// cpu18
module cpu18 (
  input  wire        clk,
  input  wire        rst,
  output wire [9:0]  imem_addr,
  input  wire [17:0] imem_rdata,
  output wire [9:0]  dmem_addr,
  output wire [17:0] dmem_wdata,
  output wire        dmem_we,
  input  wire [17:0] dmem_rdata,
  output wire        halt
);
make LEC_CHECK=0 ABC_AREA=1 CAP_MARGIN=20 CORE_MARGIN=2 CORE_UTILIZATION=72 PLACE_DENSITY=0.77 SETUP_SLACK_MARGIN=1.8 SLEW_MARGIN=20 finish   # period 6.49 ns
run.sh (not shown) runs the stock make flow with config.mk's settings and CLKGATE_MAP_FILE=.
The starting point completed and failed the layout checks on negative setup slack.
Rerun with:
Settings changed: ABC_AREA 1 to not set, CORE_UTILIZATION 72 to 65, PLACE_DENSITY 0.77 to not set, SETUP_SLACK_MARGIN 1.8 to not set.
Clock period 6.49 ns to 6.99 ns, I/O delays scaled along.
What happened: The changed run finished with negative setup slack left; utilization came out lower by 8.8 points; global-route usage came out lower by 2.1 points; cell area grows by 4.7%; sequential power falls by about 5%; first-iteration DRC count shrinks by 0.81%.
Rerun with:
Settings changed: ABC_AREA set to 1, CORE_UTILIZATION 65 to 72, CTS_CLUSTER_DIAMETER set to 380, PLACE_DENSITY set to 0.73, SETUP_SLACK_MARGIN set to 0.85.
Clock period 6.99 ns to 6.08 ns, I/O delays scaled along.
The new run finished but failed the layout checks on negative setup slack.
Cell area went down by 2.9%.
Final cell count increases by 28%.
Core utilization is higher by 10 points.
Global-route usage rose by 2.5 points.

* * *

cpu18 again, from the RTL that the note above started with.
Settings: LEC_CHECK=0, ABC_AREA=1, CAP_MARGIN=5, CORE_MARGIN=2, CORE_UTILIZATION=72, CTS_CLUSTER_DIAMETER=360, PLACE_DENSITY=0.64, SETUP_SLACK_MARGIN=0.84, SLEW_MARGIN=40; clock period 6.42 ns.
The starting point finished but fails on setup timing.
Next try:
==> flow/config.mk (replaced) <==
export PLATFORM = sky130hd
export DESIGN_NAME = cpu18
export DESIGN_NICKNAME = cpu18
export VERILOG_FILES = /design/flow/design.v
export SDC_FILE = /design/flow/constraint.sdc
export NUM_CORES = 4
export LEC_CHECK = 0
export CAP_MARGIN = 20
export CORE_MARGIN = 2
export CORE_UTILIZATION = 65
export SETUP_SLACK_MARGIN = 1.71
export SLEW_MARGIN = 20
The changed run completed and failed the layout checks on setup timing.
Total power rose by 6.0%.
Hold slack gets worse by 5.1 ps.
Register-to-register slack loses 580 ps.
Synthesized area increases by 5.5%.
Next try:
--- a/flow/config.mk
+++ b/flow/config.mk
@@ -6,7 +6,9 @@
 export NUM_CORES = 4
 export LEC_CHECK = 0
+export ABC_AREA = 1
 export CAP_MARGIN = 20
 export CORE_MARGIN = 2
-export CORE_UTILIZATION = 65
-export SETUP_SLACK_MARGIN = 1.71
+export CORE_UTILIZATION = 70
+export CTS_CLUSTER_DIAMETER = 219
+export PLACE_DENSITY_LB_ADDON = 0.27
 export SLEW_MARGIN = 20
==> flow/constraint.sdc (replaced) <==
create_clock -name core_clock -period 5.05 [get_ports {clk}]
set_input_delay 1.0100 -clock core_clock [delete_from_list [all_inputs] [get_ports {clk}]]
set_output_delay 1.0100 -clock core_clock [all_outputs]
set_load 0.01 [all_outputs]
=> The changed run finished with setup timing left. Count of clock-buffer cells in the layout rises by 8. Clock power rises by 19%. Worst hold slack is about the same. Routed wire length falls by 12%. Design area falls by 5.8%. First-iteration DRC count rises by 16%. Setup slack is worse by 1000 ps.
Next try:
--- a/flow/config.mk
+++ b/flow/config.mk
@@ -9,6 +9,7 @@
 export CAP_MARGIN = 20
 export CORE_MARGIN = 2
-export CORE_UTILIZATION = 70
-export CTS_CLUSTER_DIAMETER = 219
-export PLACE_DENSITY_LB_ADDON = 0.27
+export CORE_UTILIZATION = 72
+export CTS_CLUSTER_DIAMETER = 360
+export PLACE_DENSITY = 0.64
+export SETUP_SLACK_MARGIN = -0.38
 export SLEW_MARGIN = 20
==> flow/constraint.sdc (replaced) <==
create_clock -name core_clock -period 6.42 [get_ports {clk}]
set_input_delay 1.2840 -clock core_clock [delete_from_list [all_inputs] [get_ports {clk}]]
set_output_delay 1.2840 -clock core_clock [all_outputs]
set_load 0.01 [all_outputs]
Result:
- The changed run produced a layout that fails on setup timing
- via count decreases by 2.2%
- wire length decreases by 1.5%
- total power decreases by 21%
- area after synthesis stays the same
Next try:
--- a/flow/config.mk
+++ b/flow/config.mk
@@ -10,6 +10,5 @@
 export CORE_MARGIN = 2
 export CORE_UTILIZATION = 72
-export CTS_CLUSTER_DIAMETER = 360
-export PLACE_DENSITY = 0.64
-export SETUP_SLACK_MARGIN = -0.38
+export PLACE_DENSITY = 0.72
+export SETUP_SLACK_MARGIN = 1.47
 export SLEW_MARGIN = 20
==> flow/constraint.sdc (replaced) <==
create_clock -name core_clock -period 4.96 [get_ports {clk}]
set_input_delay 0.9920 -clock core_clock [delete_from_list [all_inputs] [get_ports {clk}]]
set_output_delay 0.9920 -clock core_clock [all_outputs]
set_load 0.01 [all_outputs]
The changed run reached the layout checks and failed them: setup timing.
Global-route usage is higher by 0.58 points.
Synthesized area does not change.
Clock skew shrinks by 11 ps.
Die area does not change.
Design area goes up by a few percent.
No activity file was given, so power comes from the tool's default toggle rates.
